==> inputs of v29 <==
// cpu
module cpu#(
  parameter CLOCK_HZ = 27_000_000
) (
  input  rst,
  input  clk,
  input  irq,
  output dmem_ren,  
  output dmem_wen,  
  output dmem_byt,  
  output [14-1:0] dmem_addr,
  input  [15:0] dmem_rdata,  
  output [15:0] dmem_wdata,  
  output pmem_wenh, pmem_wenl,
  output [14-1:0] pmem_addr,
  input  [17:0] pmem_rdata,  
  output [17:0] pmem_wdata   
);
logic sign, wr_stk1, pop, push,
  load_stk, load_fp, load_gp, load_ip, load_isr, cpop, cpush,
  irq_masked, ien, set_ien, clear_ien, load_insn;
logic [2:0] src_a_sel;
logic [1:0] src_b_sel;
logic [1:0] phase;
logic [5:0] alu_sel;
logic [15:0] stack0, stack1, stack_in, cstack0,
             alu_out, src_a, src_b, imm_mask, dmem_wdata_raw;
logic [15:0] fp, gp, ip, isr;
logic [14-1:0] dmem_addr_d;
logic [17:0] insn;
assign src_a = src_a_sel === 3'h1   ? fp
             : src_a_sel === 3'h2   ? gp
             : src_a_sel === 3'h3   ? ip
             : src_a_sel === 3'h4 ? cstack0
             : stack0;
assign src_b = src_b_sel === 2'd0 ? stack1
               : src_b_sel === 2'd1 ? mask_imm(insn[15:0], imm_mask, sign)
               : isr;
assign stack_in = dmem_ren ? byte_format(dmem_rdata, dmem_byt, dmem_addr_d[0]) : alu_out;
assign dmem_addr = alu_out[14-1:0];
assign dmem_wdata_raw = wr_stk1 ? stack1 : stack0;
assign dmem_wdata = dmem_addr[0] ? {dmem_wdata_raw[7:0], 8'd0} : dmem_wdata_raw;
assign pmem_addr = alu_out[14-1:0];
assign pmem_wdata = {dmem_wdata_raw[1:0], dmem_wdata_raw};
assign irq_masked = ien & irq;
alu alu(
  .a(src_a),
  .b(src_b),
  .cond(stack0[0]),
  .sel(alu_sel),
  .out(alu_out)
);
stack stack(
  .rst(rst),
  .clk(clk),
  .pop(pop),
  .push(push),
  ...
clock: 11.5 ns
lec_check: 0
cap_margin: 20
cell_pad_in_sites_detail_placement: 1
core_margin: 2
core_utilization: 49
gpl_timing_driven: 0
slew_margin: 20
run.sh (not shown) runs the stock make flow with config.mk's settings and CLKGATE_MAP_FILE=.
==> v32: changes against v29 <==
- ABC_AREA: not set -> 1
- CAP_MARGIN: 20 -> 25
- CELL_PAD_IN_SITES_DETAIL_PLACEMENT: 1 -> not set
- CELL_PAD_IN_SITES_GLOBAL_PLACEMENT: not set -> 1
- CORE_MARGIN: 2 -> 9
- CORE_UTILIZATION: 49 -> 66
- CTS_CLUSTER_DIAMETER: not set -> 309
- GPL_ROUTABILITY_DRIVEN: not set -> 0
- GPL_TIMING_DRIVEN: 0 -> not set
- MAX_ROUTING_LAYER: not set -> met4
- PLACE_DENSITY_LB_ADDON: not set -> 0.2
- SLEW_MARGIN: 20 -> 25
==> v22: changes against v29 <==
- CELL_PAD_IN_SITES_DETAIL_PLACEMENT: 1 -> not set
- CORE_UTILIZATION: 49 -> 40
- GPL_TIMING_DRIVEN: 0 -> not set
- SETUP_SLACK_MARGIN: not set -> 0.68
==> flow/constraint.sdc (replaced) <==
create_clock -name core_clock -period 11.2 [get_ports {clk}]
set_input_delay 2.2400 -clock core_clock [delete_from_list [all_inputs] [get_ports {clk}]]
set_output_delay 2.2400 -clock core_clock [all_outputs]
set_load 0.01 [all_outputs]
==> results <==
item                                                                                              v22                      v29                   v32
Run status                                                                   timing/DRC/antenna clean          failed layout checks   did not finish
Failing step                                                                                        -                        -  3_1_place_gp_skip_io
Violated checks                                                                                     -     negative setup slack                     -
Number of design-rule violations left by the first detailed-router iteration                     3827                     4038                     -
Worst-case hold path end point                                                signals.signalizer.reg2  signals.signalizer.reg2                     -
CP Class                                                                                   reg -> out               reg -> out                     -
Maximum number of pins on one net before global-route repair                                      298                       35                     -
Type of the most critical hold path                                                        reg -> reg               reg -> reg                     -
Leakage dissipation                                                                           20.9 nW                  21.2 nW                     -
Relative contribution of combinational cells to total power                                     0.678                    0.702                     -
Crit path max fanout                                                                                7                        9                     -
Number of non-clock inverters in the layout                                                       191                      191                     -
Slew at the pin closest to its max-slew limit                                                 1.34 ns                  1.27 ns                     -
Nets                                                                                             4864                     5069                     -
Cell Area, Synth                                                                          38300 sq um              38300 sq um           39000 sq um
Global routing usage on met2                                                                    0.381                    0.629                     -
Placed Instances                                                                                 5766                     5703                     -
Number of logic gates                                                                            3387                     3383                     -
Wire length on met2                                                                          55200 um                 76100 um                     -
Number of max-cap violations                                                                        0                        0                     -

* * *

==> inputs of exp/maple <==
Starting RTL as in the previous note.
==> flow/design.v (excerpt) <==
module cpu#(
  parameter CLOCK_HZ = 27_000_000
) (
  input  rst,
  input  clk,
  input  irq,
  output dmem_ren,  
  output dmem_wen,  
  output dmem_byt,  
  output [14-1:0] dmem_addr,
  input  [15:0] dmem_rdata,  
  output [15:0] dmem_wdata,  
  output pmem_wenh, pmem_wenl,
  output [14-1:0] pmem_addr,
  input  [17:0] pmem_rdata,  
  output [17:0] pmem_wdata   
);
Settings: LEC_CHECK=0, CAP_MARGIN=20, CORE_MARGIN=2, CORE_UTILIZATION=53, CTS_CLUSTER_SIZE=94, SLEW_MARGIN=20; clock period 10.3 ns.
==> exp/yarrow: changes against exp/maple <==
CAP_MARGIN = 10   (was 20)
CELL_PAD_IN_SITES_DETAIL_PLACEMENT = 2   (was default)
CORE_ASPECT_RATIO = 1.0   (was default)
CORE_MARGIN = 8   (was 2)
CORE_UTILIZATION = 41   (was 53)
CTS_CLUSTER_SIZE = default   (was 94)
GPL_ROUTABILITY_DRIVEN = 0   (was default)
MAX_ROUTING_LAYER = met4   (was default)
PLACE_DENSITY_LB_ADDON = 0.09   (was default)
TNS_END_PERCENT = 80   (was default)
==> flow/constraint.sdc (replaced) <==
create_clock -name core_clock -period 17.4 [get_ports {clk}]
set_input_delay 3.4800 -clock core_clock [delete_from_list [all_inputs] [get_ports {clk}]]
set_output_delay 3.4800 -clock core_clock [all_outputs]
set_load 0.01 [all_outputs]
==> flow_metrics.env <==
# yosys + openroad results
export IMPL_run_status="timing/DRC/antenna clean"
export IMPL_fin_tns_setup_ns=0
export IMPL_timing_rr_end="isr[15]$_DFFE_PP0P_"
export IMPL_internal_power_uw=4640
export IMPL_tap_cells=1254
export IMPL_p_clk_share_pct=16.1
export IMPL_routed_wl_met3_um=10440
export IMPL_num_antenna_cells=4
export IMPL_p_leak_uw=0.01954
export IMPL_nClkBuffers=107
export IMPL_r2r_start="insn[14]$_DFFE_PP0P_"
export IMPL_postPlaceCellArea_sq_um=40060
export IMPL_seq_power_share_pct=20.3
(the above is from exp/yarrow)
==> flow_metrics.env <==
# yosys + openroad results
export IMPL_seq_power_share_pct=18.0
export IMPL_setup_slack_ns=-0.1752
export IMPL_nClkBuffers=96
export IMPL_internal_power_uw=9433
export IMPL_routed_wl_met3_um=9729
export IMPL_check_faults="negative setup slack"
export IMPL_fin_tns_setup_ns=-0.6666
export IMPL_p_leak_uw=0.02099
export IMPL_num_antenna_cells=2
export IMPL_run_status="complete, but fails checks"
export IMPL_setup_viol=5
export IMPL_tap_cells=950
export IMPL_timing_rr_end="cstack.data[0][15]$_DFFE_PP0P_"
(the above is from exp/maple)

* * *

==> inputs of 09-24 <==
Starting RTL as in the previous note.
make LEC_CHECK=0 CAP_MARGIN=20 CELL_PAD_IN_SITES_DETAIL_PLACEMENT=2 CORE_MARGIN=2 CORE_UTILIZATION=49 GPL_ROUTABILITY_DRIVEN=0 GPL_TIMING_DRIVEN=0 HOLD_SLACK_MARGIN=0.09 MIN_ROUTING_LAYER=met2 PLACE_DENSITY=0.46 SETUP_SLACK_MARGIN=3.14 SLEW_MARGIN=20 finish   # period 11.5 ns
==> 09-10 (differences from 09-24) <==
Settings changed: CELL_PAD_IN_SITES_GLOBAL_PLACEMENT set to 1, CORE_MARGIN 2 to 4, CORE_UTILIZATION 49 to 36, GPL_ROUTABILITY_DRIVEN 0 to not set, GPL_TIMING_DRIVEN 0 to not set, HOLD_SLACK_MARGIN 0.09 to not set, MAX_ROUTING_LAYER set to met4, MIN_ROUTING_LAYER met2 to not set, PLACE_DENSITY 0.46 to not set, PLACE_DENSITY_LB_ADDON set to 0.18, SETUP_SLACK_MARGIN 3.14 to 0.86, SLEW_MARGIN 20 to 25.
==> flow/constraint.sdc (replaced) <==
create_clock -name core_clock -period 10.6 [get_ports {clk}]
set_input_delay 2.1200 -clock core_clock [delete_from_list [all_inputs] [get_ports {clk}]]
set_output_delay 2.1200 -clock core_clock [all_outputs]
set_load 0.01 [all_outputs]
==> 10-27 (differences from 09-24) <==
Settings changed: CELL_PAD_IN_SITES_DETAIL_PLACEMENT 2 to not set, CORE_UTILIZATION 49 to 17, GPL_ROUTABILITY_DRIVEN 0 to not set, GPL_TIMING_DRIVEN 0 to not set, HOLD_SLACK_MARGIN 0.09 to not set, MIN_ROUTING_LAYER met2 to not set, PLACE_DENSITY 0.46 to not set, SETUP_SLACK_MARGIN 3.14 to not set.
==> flow/constraint.sdc (replaced) <==
create_clock -name core_clock -period 13.7 [get_ports {clk}]
set_input_delay 2.7400 -clock core_clock [delete_from_list [all_inputs] [get_ports {clk}]]
set_output_delay 2.7400 -clock core_clock [all_outputs]
set_load 0.01 [all_outputs]
==> summary of the runs <==
Between 09-10 and 10-27, the lower final cell count is in 09-10 (gap 18%, measured against 10-27). Between 09-10 and 10-27, the lower sequential share of layout area is in 09-10 (gap 1.2 points). In synthesized area, 09-10 and 09-24 do not differ. Against 10-27, the die size of 09-24 is lower by about 65%. Utilization: 10-27 is lower than 09-10 (24 points). 09-24 failed in 3_5_place_dp. 10-27 completed with no timing, DRC or antenna violations. 09-10 finished but fails on negative setup slack. In 10-27 the routed wire length is lower than in 09-10, by about 15%. Of 10-27 and 09-10, 09-10 has the higher cell area (gap 3.6%, measured against 09-10). Against 10-27, the register-to-register slack of 09-10 is lower by 2.4 ns. In 10-27 the clock skew is higher than in 09-10, by 0.017 ns. Global-route usage: 09-10 is higher than 10-27 (17 points).

* * *

==> job 4560 <==
cpu again, from the RTL that the note above started with.
Design cpu, start of the top module:
module cpu#(
  parameter CLOCK_HZ = 27_000_000
) (
  input  rst,
  input  clk,
  input  irq,
  output dmem_ren,  
  output dmem_wen,  
  output dmem_byt,  
  output [14-1:0] dmem_addr,
  input  [15:0] dmem_rdata,  
  output [15:0] dmem_wdata,  
  output pmem_wenh, pmem_wenl,
  output [14-1:0] pmem_addr,
  input  [17:0] pmem_rdata,  
  output [17:0] pmem_wdata   
);
make LEC_CHECK=0 CAP_MARGIN=10 CELL_PAD_IN_SITES_DETAIL_PLACEMENT=1 CELL_PAD_IN_SITES_GLOBAL_PLACEMENT=1 CORE_ASPECT_RATIO=1.0 CORE_MARGIN=8 CORE_UTILIZATION=41 GPL_ROUTABILITY_DRIVEN=0 HOLD_SLACK_MARGIN=-0.05 MAX_ROUTING_LAYER=met4 PLACE_DENSITY_LB_ADDON=0.09 SLEW_MARGIN=25 TNS_END_PERCENT=40 finish   # period 17.4 ns
==> inputs of job 6707, as changes to job 4560 <==
CELL_PAD_IN_SITES_DETAIL_PLACEMENT = 0   (was 1)
CELL_PAD_IN_SITES_GLOBAL_PLACEMENT = default   (was 1)
CORE_MARGIN = 2   (was 8)
CORE_UTILIZATION = 70   (was 41)
CTS_CLUSTER_DIAMETER = 333   (was default)
GPL_ROUTABILITY_DRIVEN = 1   (was 0)
HOLD_SLACK_MARGIN = -0.08   (was -0.05)
PLACE_DENSITY_LB_ADDON = default   (was 0.09)
SETUP_SLACK_MARGIN = 2.22   (was default)
SLEW_MARGIN = 20   (was 25)
TNS_END_PERCENT = 80   (was 40)
==> flow/constraint.sdc (replaced) <==
create_clock -name core_clock -period 9.0 [get_ports {clk}]
set_input_delay 1.8000 -clock core_clock [delete_from_list [all_inputs] [get_ports {clk}]]
set_output_delay 1.8000 -clock core_clock [all_outputs]
set_load 0.01 [all_outputs]
==> inputs of job 2083, as changes to job 4560 <==
CAP_MARGIN = 20   (was 10)
CELL_PAD_IN_SITES_DETAIL_PLACEMENT = default   (was 1)
CELL_PAD_IN_SITES_GLOBAL_PLACEMENT = default   (was 1)
CORE_ASPECT_RATIO = default   (was 1.0)
CORE_MARGIN = 2   (was 8)
CORE_UTILIZATION = 57   (was 41)
GPL_ROUTABILITY_DRIVEN = default   (was 0)
HOLD_SLACK_MARGIN = default   (was -0.05)
MAX_ROUTING_LAYER = default   (was met4)
PLACE_DENSITY_LB_ADDON = default   (was 0.09)
SLEW_MARGIN = 20   (was 25)
TNS_END_PERCENT = default   (was 40)
==> flow/constraint.sdc (replaced) <==
create_clock -name core_clock -period 5.22 [get_ports {clk}]
set_input_delay 1.0440 -clock core_clock [delete_from_list [all_inputs] [get_ports {clk}]]
set_output_delay 1.0440 -clock core_clock [all_outputs]
set_load 0.01 [all_outputs]
==> out/metrics.sh <==
OUTCOME='finished with violations'
CHECKFAILREASONS='setup timing'
FINALSETUPVIOLCOUNT=148
POST-ROUTE-WORST-SETUP-SLACK_NS=-4.15
GRT_MAX_DEGREE=232
FINAL-NONCLK-BUF-SHARE=0.157
the above is filed under job 2083

==> out/metrics.sh <==
POST_SYNTH_FA_HA_MAJ_AREA_FRACTION=0.0708
POST-ROUTE-WORST-SETUP-SLACK_NS=2.70
ROUTED-WL-MET2_MM=56.8
GRT_MAX_DEGREE=280
OUTCOME='timing/DRC/antenna clean'
GROUTE.LAYER.MET2.USAGE=0.372
FINAL-NONCLK-BUF-SHARE=0.0429
the above is filed under job 4560

==> out/metrics.sh <==
FINAL-NONCLK-BUF-SHARE=0.111
TIMING.FINAL.HOLD_VIOLATIONS=0
FINALSETUPVIOLCOUNT=23
SH_COMB_AREA=0.486
OUTCOME='finished with violations'
GRT_MAX_DEGREE=330
POST-ROUTE-WORST-SETUP-SLACK_NS=-1.57
CHECKFAILREASONS='setup timing'
the above is filed under job 6707

Power and IR drop assume default switching activity.
